// pipelineProcessor
module pipelineProcessor(
	input clk,
	input reset,
	output [31:0]  inst_addr,
	input  [31:0]  instr,
	output [31:0]  data_addr,
	output  [31:0]  data_out,
	output        mem_read,
	output          mem_write,
	input  [31:0]  data_in
	);
Size: roughly 4500 cells after synthesis, roughly 160 I/O pins, about 68000 sq um of cells after synthesis.
export LEC_CHECK = 0
export CAP_MARGIN = 5
export CORE_MARGIN = 2
export CORE_UTILIZATION = 70
export CTS_CLUSTER_SIZE = 34
export HOLD_SLACK_MARGIN = -0.09
export PLACE_DENSITY = 0.6
export SETUP_SLACK_MARGIN = 1.67
export SLEW_MARGIN = 20
create_clock -name core_clock -period 5.76 [get_ports {clk}]
run.sh (not shown) runs the stock make flow with config.mk's settings and CLKGATE_MAP_FILE=.
The baseline died in 5_1_grt on ODB-0269.
Change:
Settings changed: CAP_MARGIN 5 to 20, CORE_UTILIZATION 70 to 58, CTS_CLUSTER_SIZE 34 to not set, GPL_TIMING_DRIVEN set to 1, HOLD_SLACK_MARGIN -0.09 to not set, PLACE_DENSITY 0.6 to not set, PLACE_DENSITY_LB_ADDON set to 0.02, SETUP_SLACK_MARGIN 1.67 to not set, SLEW_MARGIN 20 to 15.
Clock period 5.76 ns to 4.38 ns, I/O delays scaled along.
Effect: With this change the flow produced a layout that fails on negative setup slack; die area goes up by about a fifth; synthesized cell count is unchanged; synthesized area stays the same.
Change:
Settings changed: CORE_UTILIZATION 58 to 15, GPL_TIMING_DRIVEN 1 to not set, PLACE_DENSITY set to 0.6, PLACE_DENSITY_LB_ADDON 0.02 to not set, SLEW_MARGIN 15 to 20.
Clock period 4.38 ns to 13.9 ns, I/O delays scaled along.
After rerunning:
- With this change the flow finished with timing, DRC and antenna clean
- clock skew goes down by 18 ps
- clock power goes down by well over a third
- setup slack improved by 6600 ps
- sequential power goes down by well over a third
- register-to-register slack improved by 6600 ps
- synthesized cell count stays the same
- total power goes down by well over a third

* * *

== P ==
Starting RTL as in the previous note.
clock: 4.54 ns
lec_check: 0
abc_area: 1
cap_margin: 40
core_aspect_ratio: 0.5
core_margin: 2
core_utilization: 72
cts_cluster_diameter: 392
cts_cluster_size: 99
gpl_routability_driven: 0
place_density: 0.4
setup_slack_margin: 0.61
slew_margin: 20
tns_end_percent: 10
The flow ended early for P: it failed with a tool error in global routing.
Input changes introduced in Q (baseline for comparison: P):
# P
export LEC_CHECK = 0
export ABC_AREA = 1
export CAP_MARGIN = 40
export CORE_ASPECT_RATIO = 0.5
export CORE_MARGIN = 2
export CORE_UTILIZATION = 72
export CTS_CLUSTER_DIAMETER = 392
export CTS_CLUSTER_SIZE = 99
export GPL_ROUTABILITY_DRIVEN = 0
export PLACE_DENSITY = 0.4
export SETUP_SLACK_MARGIN = 0.61
export SLEW_MARGIN = 20
export TNS_END_PERCENT = 10
create_clock -name core_clock -period 4.54 [get_ports {clk}]
# Q
export LEC_CHECK = 0
export ABC_AREA = 0
export CAP_MARGIN = 20
export CORE_MARGIN = 6
export CORE_UTILIZATION = 51
export PLACE_DENSITY = 0.75
export SETUP_SLACK_MARGIN = -0.57
export SLEW_MARGIN = 20
create_clock -name core_clock -period 10.3 [get_ports {clk}]
## What came out
- Q: no failed stages, no open violations at the end
- Going from P to Q, adder and majority cell fraction of the synthesized area now sits at about the same level; number of placed cells counting well taps now sits lower; share of cell area taken by muxes after synthesis now sits higher.

* * *

pipelineProcessor again, from the RTL that the note above started with.
## pipelineProcessor
module pipelineProcessor(
	input clk,
	input reset,
	output [31:0]  inst_addr,
	input  [31:0]  instr,
	output [31:0]  data_addr,
	output  [31:0]  data_out,
	output        mem_read,
	output          mem_write,
	input  [31:0]  data_in
	);
	wire [31:0] instr_add_4;
	wire [31:0] aluAddresult;
	wire [31:0] IFIDinstr;
	wire [31:0] jumpMux1;
	wire pcSrc, jump, stall, ifFlush;
	InstructionFetch InstructionFetch (
	  .clk   (clk),
		.reset         (reset        ),
		.inst_addr     (inst_addr    ),
		.aluAddresult  (aluAddresult ),
		.instr_add_4   (instr_add_4  ),
		.pcSrc         (pcSrc        ),
		.hazardStall	(stall ),
		.jump         (jump),
		.jumpMux1     (jumpMux1));
	wire [31:0] IFIDinstr_add_4;
	IFIDPipeReg IFIDPipeReg (
		.reset            (reset           ),
		.instr_add_4      (instr_add_4     ),
		.IFIDinstr_add_4  (IFIDinstr_add_4 ),
		.instr            (instr           ),
		.IFIDinstr        (IFIDinstr       ),
		.ifFlush          (ifFlush         ),
		.stall            (stall           ),
		.clk              (clk             ));
	wire [1:0] aluopID;
	wire regdestID, jumpID, branchID, mem_readID, memtoregID, MemWriteHazard;
  ...
clock: 12.0 ns
lec_check: 0
abc_area: 1
cap_margin: 35
core_margin: 2
core_utilization: 20
gpl_timing_driven: 1
place_density_lb_addon: 0.02
slew_margin: 15
tns_end_percent: 70
The starting point completed without violations.
==> next run, changes <==
- ABC_AREA: 1 -> default
- CAP_MARGIN: 35 -> 20
- CORE_UTILIZATION: 20 -> 66
- CTS_CLUSTER_SIZE: default -> 58
- TNS_END_PERCENT: 70 -> default
- clock period: 12.0 -> 5.4 ns (I/O delays scaled with it)
=>
- Now the flow completed and failed the layout checks on negative setup slack
- cell area climbs by 0.72%
- non-clock buffer count climbs by 647
- worst setup slack gets worse by 4700 ps
- sequential power climbs by 120%
- first-iteration DRC count climbs by 87%
- die area drops by 71%
- area after synthesis drops by 3.9%
- sequential cell count is unchanged
- sequential share of layout area drops by 0.32 points
- power climbs by 120%
- via count drops by 14%
==> next run, changes <==
- CORE_UTILIZATION: 66 -> 40
- CTS_CLUSTER_SIZE: 58 -> default
- GPL_TIMING_DRIVEN: 1 -> default
- PLACE_DENSITY: default -> 0.6
- PLACE_DENSITY_LB_ADDON: 0.02 -> default
- SLEW_MARGIN: 15 -> 20
- clock period: 5.4 -> 7.73 ns (I/O delays scaled with it)
Effect:
- Now the flow finished with timing, DRC and antenna clean
- worst setup slack gains 1300 ps
- wire length shrinks by 19%
- die area grows by 64%
- sequential power fell by about 30%
==> next run, changes <==
- CAP_MARGIN: 20 -> 5
- CELL_PAD_IN_SITES_DETAIL_PLACEMENT: default -> 1
- CORE_MARGIN: 2 -> 7
- CTS_CLUSTER_SIZE: default -> 91
- PLACE_DENSITY: 0.6 -> default
- clock period: 7.73 -> 9.0 ns (I/O delays scaled with it)
The new run finished clean.
Via count went up slightly.
Routed wire length went up by a few percent.
Clock-buffer cell count went down by 6.
Non-clock buffer count went down by 66.
Power went down by roughly a tenth.
Cell count went down slightly.
Final area went down slightly.
Core utilization went down by 0.16 points.
Power is estimated from default activity; no workload was simulated.
